## exp/fjord
## non_restoring_divider
module non_restoring_divider #(
    parameter DATA_WIDTH = 32
) (
    input  logic                    clk_i,
    input  logic                    clk_en_i,
    input  logic                    rst_n_i,
    input  logic [DATA_WIDTH - 1:0] dividend_i,
    input  logic [DATA_WIDTH - 1:0] divisor_i,
    input  logic                    data_valid_i,
    output logic [DATA_WIDTH - 1:0] quotient_o,
    output logic [DATA_WIDTH - 1:0] remainder_o,
    output logic                    divide_by_zero_o,
    output logic                    data_valid_o,
    output logic                    idle_o
);
Size in the first run: ~930 cells after synthesis, ~110 flip-flops.
Settings: LEC_CHECK=0, CAP_MARGIN=20, CORE_ASPECT_RATIO=0.5, CORE_MARGIN=2, CORE_UTILIZATION=59, CTS_CLUSTER_DIAMETER=275, CTS_CLUSTER_SIZE=97, SETUP_SLACK_MARGIN=0.7, SLEW_MARGIN=20, TNS_END_PERCENT=15; clock period 6.0 ns.
run.sh (not shown) runs the stock make flow with config.mk's settings and CLKGATE_MAP_FILE=.
Input-level comparison between exp/garnet and exp/fjord:
- TNS_END_PERCENT now 85, was 15
- HOLD_SLACK_MARGIN now -0.09, previously not set
- CORE_UTILIZATION now 40, was 59
- SETUP_SLACK_MARGIN now -0.3, was 0.7
[summary]
For tap cell count, dividing the value from exp/fjord by the value from exp/garnet gives 0.66.
Going from exp/fjord to exp/garnet, overall track demand over capacity in global routing -8.0 points, effective utilization at floorplan went down by 20 points, maximum clock skew at final layout stayed essentially flat, peak ir drop on the vdd network lost 11%, part of the cycle the worst path needs went up by 0.86 points.
exp/garnet: total number of vias is 41 higher than what exp/fjord reported.
| global-route wire length before repair | lower: exp/fjord |
Diode insertion count for antenna repair: exp/garnet vs exp/fjord identical
Looking at final critical-path required period across both flows, exp/garnet is the weaker of the two, with exp/fjord ahead.
Status: sequential share of layout area parity (exp/fjord, exp/garnet)
For exp/garnet, the worst setup path startpoint was divisor_CRT[0]$_DFFE_PP_, unlike exp/fjord, where it was partial_CRT[32]$_DFFE_PP_.
The inputs of exp/tundra differ from those of exp/garnet as listed below.
- TNS_END_PERCENT changed from 85 to 15
- CORE_UTILIZATION changed from 40 to 58
- SETUP_SLACK_MARGIN changed from -0.3 to -0.27
- CTS_CLUSTER_SIZE changed from 97 to 98
- HOLD_SLACK_MARGIN removed (was -0.09)
exp/tundra: PASS, flow complete, no timing, DRC or antenna violations. exp/tundra ends up with lower die height than exp/garnet does. Die area in exp/tundra is 7000 um^2 below exp/garnet. Compared with exp/garnet, exp/tundra degrades design internal power. On power after layout: exp/tundra sits above exp/garnet. Lower final non-filler cell area was reported by exp/tundra, not exp/garnet. Comparing exp/garnet and exp/tundra, the higher proportion of power drawn by the clock network is on exp/tundra. Timing-limited maximum frequency is higher on exp/tundra. Compared with exp/garnet, via count of the first global-routing pass in exp/tundra increased slightly. Number of instances in the synthesized netlist: exp/tundra vs exp/garnet identical. Proportion of register bits with asynchronous set or reset after synthesis came out exactly the same in exp/garnet and exp/tundra.
diff inputs: exp/tundra => exp/yarrow
- CORE_UTILIZATION: 58 -> 64
- TNS_END_PERCENT: 15 -> unset
- SETUP_SLACK_MARGIN: -0.27 -> unset
- CTS_CLUSTER_DIAMETER: 275 -> unset
- CTS_CLUSTER_SIZE: 98 -> unset
- CELL_PAD_IN_SITES_DETAIL_PLACEMENT: unset -> 2
- CORE_ASPECT_RATIO: 0.5 -> unset
Findings:
Compared to exp/tundra, exp/yarrow has die height about 33% higher. exp/yarrow -> exp/tundra: register bit total from synthesis flat. Reported for exp/tundra and exp/yarrow, count of library flops with an enable pin turned out identical to the last digit. Status: total of buffers placed on input and output ports parity (exp/tundra, exp/yarrow). What ended exp/yarrow was a tool error in detailed placement (3_5_place_dp); the run never finished. Note that the number of rows created at floorplan recorded for exp/yarrow amounts to 1.4 times the value seen in exp/tundra. Compared exp/yarrow vs exp/tundra, and starting density of the core is up in exp/yarrow. When exp/yarrow is set beside exp/tundra, its core outline area turns out to be about 9% smaller. When exp/yarrow is measured against exp/tundra, its placer congestion estimate turns out 3.0% higher.
Power and IR drop assume default switching activity.
